==> v3 <==
// ULA_LCD
module ULA_LCD(clk, rst, rs, rw, en, dados, SOMA, SUBT, MULT, IGUAL, A, B, sinalA, sinalB);
export LEC_CHECK = 0
export CAP_MARGIN = 20
export CELL_PAD_IN_SITES_DETAIL_PLACEMENT = 0
export CELL_PAD_IN_SITES_GLOBAL_PLACEMENT = 1
export CORE_ASPECT_RATIO = 0.9
export CORE_MARGIN = 2
export CORE_UTILIZATION = 60
export GPL_ROUTABILITY_DRIVEN = 0
export PLACE_DENSITY_LB_ADDON = 0.0
export SETUP_SLACK_MARGIN = 5.0
export SLEW_MARGIN = 25
export TNS_END_PERCENT = 65
create_clock -name core_clock -period 94.3 [get_ports {clk}]
run.sh (not shown) runs the stock make flow with config.mk's settings and CLKGATE_MAP_FILE=.
==> v29 (differences from v3) <==
==> flow/config.mk (replaced) <==
export PLATFORM = sky130hd
export DESIGN_NAME = ULA_LCD
export DESIGN_NICKNAME = ULA_LCD
export VERILOG_FILES = /design/flow/design.v
export SDC_FILE = /design/flow/constraint.sdc
export NUM_CORES = 4
export LEC_CHECK = 0
export ABC_AREA = 1
export CAP_MARGIN = 20
export CORE_MARGIN = 2
export CORE_UTILIZATION = 40
export CTS_CLUSTER_DIAMETER = 355
export SLEW_MARGIN = 0
export TNS_END_PERCENT = 20
==> flow/constraint.sdc (replaced) <==
create_clock -name core_clock -period 120.0 [get_ports {clk}]
set_input_delay 24.0000 -clock core_clock [delete_from_list [all_inputs] [get_ports {clk}]]
set_output_delay 24.0000 -clock core_clock [all_outputs]
set_load 0.01 [all_outputs]
==> results <==
item	v3	v29
Status	no timing/DRC/antenna violations	no timing/DRC/antenna violations
Post-synthesis instance area	60200 sq um	67400 sq um
Setup Skew	16.0 ps	29.1 ps
Non-clock inverter total of the final layout	285	2089
Count of buffers not belonging to the clock network in the layout	854	82
Mapped Cells	8662	12100
Final cycle utilization of the critical path	97.8%	81.7%
Detailed Route Iter0 Violations	10200	6060
Top-area cell type share of the netlist area	10.7%	17.5%
Area of placed instances	64400 sq um	69600 sq um
Largest stage delay, worst path	520 ps	900 ps
Fraction of the core area covered by cells at the end of the flow	70.5%	42.1%
Num CTS Buffers	18	23
Antenna violations before repair	5	16
Synth mux share	4.60%	0.0594%
Arrival @ worst endpoint	92580 ps	98500 ps
Non-filler instance count after layout	10600	14300

==> build 26: inputs <==
Starting RTL as in the previous note.
Design ULA_LCD, start of the top module:
module ULA_LCD(clk, rst, rs, rw, en, dados, SOMA, SUBT, MULT, IGUAL, A, B, sinalA, sinalB);
	input [7:0] A;
	input [7:0] B;
	input sinalA;
	input sinalB;
	input SOMA;
	input SUBT;
	input MULT;
	input IGUAL;
	output en;
	output rw;
	output rs;
	output [7:0] dados;
	input clk;
	input rst;
	reg rs;
	reg rw;
	reg en;
	reg [7:0] dados;
	reg [21:0] c45;
	reg [21:0] c5;
	reg [21:0] c25;
	integer c1;
	reg flag45;
	reg flag5;
	reg flag2meio;
	reg [9:0] est2;
	reg flagbt1;
	reg flagbt2;
	reg flagbt3;
	reg flagbt4;
	reg flag_rst;
	reg [31:0] estado;
	reg subest;
	reg [5:0] charPos;
	reg [1:0] operacao;
	reg menos;
	reg [7:0] Alinha;
	reg [7:0] Blinha;
	reg menosA;
	reg menosB;
	reg menosR;
	parameter T45 = 2250, T5 = 250, T25 = 125;
	parameter clear = 1, opSOMA=1, opSUBT=2, opMULT=3, opIGUAL=4, skipLn=192, WAIT=10, WRITE=11, DEFAULT=6;
	reg [21:0] n45, n5, n25;
	reg nf45, nf5, nf25;
	always @(posedge clk) begin
		n45 = c45; n5 = c5; n25 = c25;
		nf45 = flag45; nf5 = flag5; nf25 = flag2meio;
    	if(flag_rst) begin
        	n45 = 0;
        	n25 = 0;
        	n5 = 0;
        	nf5 = 0;
        	nf45 = 0;
        	nf25 = 0;
    	end
    	if(n45 == T45) begin
            	n45 = 0;
            	nf45 = 1;
    	end
    	else if (n45 < T45) begin
        	n45 = n45+1;
    	end
    	if(n5 == T5) begin
        	n5 = 0;
        	nf5 = 1;
    	end
    	else if (n5 < T5) begin
        	n5 = n5 + 1;
    	end
    	if(n25 == T25) begin
			n25 = 0;
			nf25 = 1;
		end
		else if(n25 < T25) begin
			n25 = n25 + 1;
		end
		if(rst) begin
			c45 <= 0; c5 <= 0; c25 <= 0;
			flag45 <= 0; flag5 <= 0; flag2meio <= 0;
		end
		else begin
			c45 <= n45; c5 <= n5; c25 <= n25;
			flag45 <= nf45; flag5 <= nf5; flag2meio <= nf25;
		end
	end
	always @(posedge clk) begin
	if(rst) begin
		rs <= 0;
		rw <= 0;
		en <= 0;
		dados <= 0;
		c1 = 0;
		est2 <= 0;
		flagbt1 = 0;
		flagbt2 = 0;
		flagbt3 = 0;
		flagbt4 = 0;
		flag_rst <= 0;
  ...
==> flow/config.mk <==
export PLATFORM = sky130hd
export DESIGN_NAME = ULA_LCD
export DESIGN_NICKNAME = ULA_LCD
export VERILOG_FILES = /design/flow/design.v
export SDC_FILE = /design/flow/constraint.sdc
export NUM_CORES = 4
export LEC_CHECK = 0
export ABC_AREA = 1
export CAP_MARGIN = 20
export CELL_PAD_IN_SITES_DETAIL_PLACEMENT = 0
export CELL_PAD_IN_SITES_GLOBAL_PLACEMENT = 1
export CORE_ASPECT_RATIO = 0.59
export CORE_MARGIN = 8
export CORE_UTILIZATION = 52
export CTS_CLUSTER_SIZE = 61
export GPL_ROUTABILITY_DRIVEN = 1
export GPL_TIMING_DRIVEN = 0
export HOLD_SLACK_MARGIN = 0.12
export MAX_ROUTING_LAYER = met4
export SLEW_MARGIN = 10
export TNS_END_PERCENT = 100
==> flow/constraint.sdc <==
create_clock -name core_clock -period 173.0 [get_ports {clk}]
set_input_delay 34.6000 -clock core_clock [delete_from_list [all_inputs] [get_ports {clk}]]
set_output_delay 34.6000 -clock core_clock [all_outputs]
set_load 0.01 [all_outputs]
==> build 11 (differences from build 26) <==
ABC_AREA = default   (was 1)
CELL_PAD_IN_SITES_DETAIL_PLACEMENT = default   (was 0)
CELL_PAD_IN_SITES_GLOBAL_PLACEMENT = default   (was 1)
CORE_ASPECT_RATIO = default   (was 0.59)
CORE_MARGIN = 2   (was 8)
CORE_UTILIZATION = 50   (was 52)
CTS_CLUSTER_SIZE = default   (was 61)
GPL_ROUTABILITY_DRIVEN = default   (was 1)
GPL_TIMING_DRIVEN = default   (was 0)
HOLD_SLACK_MARGIN = default   (was 0.12)
MAX_ROUTING_LAYER = default   (was met4)
SLEW_MARGIN = 20   (was 10)
TNS_END_PERCENT = default   (was 100)
==> flow/constraint.sdc (replaced) <==
create_clock -name core_clock -period 63.4 [get_ports {clk}]
set_input_delay 12.6800 -clock core_clock [delete_from_list [all_inputs] [get_ports {clk}]]
set_output_delay 12.6800 -clock core_clock [all_outputs]
set_load 0.01 [all_outputs]
==> results <==
Seq/Total Area, Yosys: build 26 6.03%; build 11 6.75%
Result of the run: build 26 no timing/DRC/antenna violations; build 11 failed layout checks
Violated checks: build 26 -; build 11 setup timing
Final setup violation count: build 26 0; build 11 8
Worst setup endpoint: build 26 dados[0]; build 11 dados[5]
Clock Pin Slew Worst Setup and Hold Paths: build 26 70 ps; build 11 90 ps
Area share of the leading cell type in the synthesized netlist: build 26 17.5%; build 11 10.7%
Combinational Gates: build 26 9674; build 11 7868
Clock buffer instance count of the final layout: build 26 26; build 11 21
DR WL met2: build 26 87300 um; build 11 117000 um
Simple-gate area share of the yosys netlist: build 26 49.7%; build 11 31.1%
AND-OR/OR-AND Cells, Area Fraction: build 26 13.5%; build 11 34.5%
Buffering overhead: build 26 2.86%; build 11 29.5%
Number of cells traversed by the worst hold path: build 26 2; build 11 1
Final total negative setup slack: build 26 0 ps; build 11 -153170 ps
Wire length of the first global-routing pass: build 26 391000 um; build 11 395000 um
Post-route core utilization: build 26 55.2%; build 11 75.7%
Met2 Usage GRT: build 26 42.4%; build 11 64.7%
Met3 layer wire length in the routed design: build 26 35400 um; build 11 19000 um
Mux frac, synth: build 26 0.0594%; build 11 4.60%
Count of non-filler cells in the finished layout: build 26 14000; build 11 13500
Die height: build 26 293 um; build 11 351 um
